==> job 9603 <==
==> flow/design.v (excerpt) <==
module div_unit
(
    input  logic        clk,
    input  logic        rst,
    input  logic        issue,           
    input  logic [2:0]  funct3,          
    input  logic [6:0]  opcode,
    input  logic [4:0]  rd,
    input  logic [5:0]  pd,
    input  logic [2:0]  rob_idx,
    input  logic [31:0] pc,
    input  logic [31:0] ps1_value,
    input  logic [31:0] ps2_value,
    output logic        ready,           
    input  logic        cdb_dequeue,     
    output logic        res_valid,
    output logic [4:0]  res_rd,
    output logic [5:0]  res_pd,
    output logic [2:0]  res_rob_idx,
    output logic [31:0] res_value,
    output logic [31:0] res_rs1_value,
    output logic [31:0] res_rs2_value,
    output logic [31:0] res_pc,
    output logic [31:0] res_pc_next,
    output logic [6:0]  res_opcode
);
export LEC_CHECK = 0
export CAP_MARGIN = 40
export CORE_MARGIN = 2
export CORE_UTILIZATION = 70
export CTS_CLUSTER_SIZE = 37
export GPL_TIMING_DRIVEN = 1
export PLACE_DENSITY = 0.8
export SETUP_SLACK_MARGIN = 0.31
export SLEW_MARGIN = 20
export TNS_END_PERCENT = 55
create_clock -name core_clock -period 4.88 [get_ports {clk}]
run.sh (not shown) runs the stock make flow with config.mk's settings and CLKGATE_MAP_FILE=.
==> inputs of job 1793, as changes to job 9603 <==
==> flow/config.mk (replaced) <==
export PLATFORM = sky130hd
export DESIGN_NAME = div_unit
export DESIGN_NICKNAME = div_unit
export VERILOG_FILES = /design/flow/design.v
export SDC_FILE = /design/flow/constraint.sdc
export NUM_CORES = 4
export LEC_CHECK = 0
export CAP_MARGIN = 10
export CORE_MARGIN = 2
export CORE_UTILIZATION = 72
export SETUP_SLACK_MARGIN = -0.36
export SLEW_MARGIN = 20
==> flow/constraint.sdc (replaced) <==
create_clock -name core_clock -period 3.59 [get_ports {clk}]
set_input_delay 0.7180 -clock core_clock [delete_from_list [all_inputs] [get_ports {clk}]]
set_output_delay 0.7180 -clock core_clock [all_outputs]
set_load 0.01 [all_outputs]
==> summary of the runs <==
- Synthesized area is the same in job 1793 and job 9603.
- Job 1793 never finished: it broke off in 5_1_grt with ODB-0269. Job 9603 finished with negative setup slack left.
- Synthesized cell count is the same in job 9603 and job 1793.
- Between job 9603 and job 1793, the lower die size is in job 1793 (gap about 2.8%, measured against job 1793).

* * *

==> inputs of v31 <==
div_unit again, from the RTL that the note above started with.
==> flow/config.mk <==
export PLATFORM = sky130hd
export DESIGN_NAME = div_unit
export DESIGN_NICKNAME = div_unit
export VERILOG_FILES = /design/flow/design.v
export SDC_FILE = /design/flow/constraint.sdc
export NUM_CORES = 4
export LEC_CHECK = 0
export CAP_MARGIN = 40
export CORE_MARGIN = 2
export CORE_UTILIZATION = 70
export CTS_CLUSTER_SIZE = 37
export GPL_TIMING_DRIVEN = 1
export HOLD_SLACK_MARGIN = -0.09
export PLACE_DENSITY = 0.8
export SETUP_SLACK_MARGIN = -0.35
export SLEW_MARGIN = 20
export TNS_END_PERCENT = 55
==> flow/constraint.sdc <==
create_clock -name core_clock -period 4.18 [get_ports {clk}]
set_input_delay 0.8360 -clock core_clock [delete_from_list [all_inputs] [get_ports {clk}]]
set_output_delay 0.8360 -clock core_clock [all_outputs]
set_load 0.01 [all_outputs]
==> v22 (differences from v31) <==
- ABC_AREA: unset -> 0
- CAP_MARGIN: 40 -> 20
- CTS_CLUSTER_DIAMETER: unset -> 201
- CTS_CLUSTER_SIZE: 37 -> 36
- GPL_TIMING_DRIVEN: 1 -> unset
- HOLD_SLACK_MARGIN: -0.09 -> -0.08
- PLACE_DENSITY: 0.8 -> unset
- SETUP_SLACK_MARGIN: -0.35 -> 0.93
- TNS_END_PERCENT: 55 -> unset
==> flow/constraint.sdc (replaced) <==
create_clock -name core_clock -period 3.23 [get_ports {clk}]
set_input_delay 0.6460 -clock core_clock [delete_from_list [all_inputs] [get_ports {clk}]]
set_output_delay 0.6460 -clock core_clock [all_outputs]
set_load 0.01 [all_outputs]
==> v24 (differences from v31) <==
- ABC_AREA: unset -> 1
- CAP_MARGIN: 40 -> 0
- CELL_PAD_IN_SITES_DETAIL_PLACEMENT: unset -> 2
- CORE_UTILIZATION: 70 -> 62
- CTS_CLUSTER_DIAMETER: unset -> 290
- CTS_CLUSTER_SIZE: 37 -> 98
- GPL_ROUTABILITY_DRIVEN: unset -> 0
- GPL_TIMING_DRIVEN: 1 -> 0
- HOLD_SLACK_MARGIN: -0.09 -> unset
- MAX_ROUTING_LAYER: unset -> met4
- MIN_ROUTING_LAYER: unset -> met2
- PLACE_DENSITY: 0.8 -> unset
- PLACE_DENSITY_LB_ADDON: unset -> 0.04
- SETUP_SLACK_MARGIN: -0.35 -> unset
- TNS_END_PERCENT: 55 -> 35
==> flow/constraint.sdc (replaced) <==
create_clock -name core_clock -period 3.93 [get_ports {clk}]
set_input_delay 0.7860 -clock core_clock [delete_from_list [all_inputs] [get_ports {clk}]]
set_output_delay 0.7860 -clock core_clock [all_outputs]
set_load 0.01 [all_outputs]
==> v12 (differences from v31) <==
- ABC_AREA: unset -> 1
- CAP_MARGIN: 40 -> 20
- CORE_UTILIZATION: 70 -> 72
- CTS_CLUSTER_DIAMETER: unset -> 364
- CTS_CLUSTER_SIZE: 37 -> 95
- GPL_TIMING_DRIVEN: 1 -> unset
- HOLD_SLACK_MARGIN: -0.09 -> unset
- PLACE_DENSITY: 0.8 -> 0.36
- SETUP_SLACK_MARGIN: -0.35 -> -0.25
- TNS_END_PERCENT: 55 -> 10
==> flow/constraint.sdc (replaced) <==
create_clock -name core_clock -period 2.56 [get_ports {clk}]
set_input_delay 0.5120 -clock core_clock [delete_from_list [all_inputs] [get_ports {clk}]]
set_output_delay 0.5120 -clock core_clock [all_outputs]
set_load 0.01 [all_outputs]
==> comparison table <==
| item | v12 | v31 | v24 | v22 |
|---|---|---|---|---|
| CTS Hold Buffers Added | - | 0 | - | 0 |
| Clk sink count | - | 262 | - | 262 |
| CTS-repair resized insts | - | 40 | - | 432 |
| Area enclosed by the die boundary | 27500 µm² | 25400 µm² | 31900 µm² | 25400 µm² |
| Area reported by Yosys stat | 18900 µm² | 16900 µm² | 18900 µm² | 16900 µm² |
| Number of instances in the placed design | 3415 | 2231 | - | 2331 |
| H-tree depth reported by CTS | - | 1 | - | 1 |
| Outcome | did not finish | complete, but fails checks | did not finish | did not finish |
| Failing step | clock tree synthesis (4_1_cts) | - | detailed placement (3_5_place_dp) | global routing (5_1_grt) |
| Reasons for failing layout checks | - | negative setup slack | - | - |
| Register share after synthesis | 0.412 | 0.461 | 0.412 | 0.461 |
| Pre-CTS setup slack | -0.582 ns | -0.377 ns | - | -1.12 ns |
| Number of cells in Yosys stat | 2549 | 1726 | 2549 | 1726 |
| Root Buffer Master | - | sky130_fd_sc_hd__clkbuf_16 | - | sky130_fd_sc_hd__clkbuf_16 |
| Synthesized area | 18900 µm² | 16900 µm² | 18900 µm² | 16900 µm² |
| Placer's final routability congestion estimate | 1.10 | 0.995 | - | 1.09 |
| Syn_area_per_cell | 7.41 µm² | 9.78 µm² | 7.41 µm² | 9.78 µm² |
| Area of the placeable core | 25900 µm² | 23500 µm² | 29800 µm² | 23500 µm² |
| Buffers from clock root to sink, at most | - | 3 | - | 3 |
| Yosys cell types | 49 | 69 | 49 | 69 |
| Compound-cell area share of the yosys netlist | 0.0829 | 0.133 | 0.0829 | 0.133 |
| Post-DP Area | 24400 µm² | 19800 µm² | - | 21000 µm² |
| Row count | 59 | 56 | 63 | 56 |
| Setup repair bufs after CTS | - | 1 | - | 55 |
| Post-synth mux share | 0 | 0.00949 | 0 | 0.00949 |
| Buffers on Ports | 305 | 305 | 304 | 305 |
| Number of instances in the synthesized netlist | 2549 | 1726 | 2549 | 1726 |
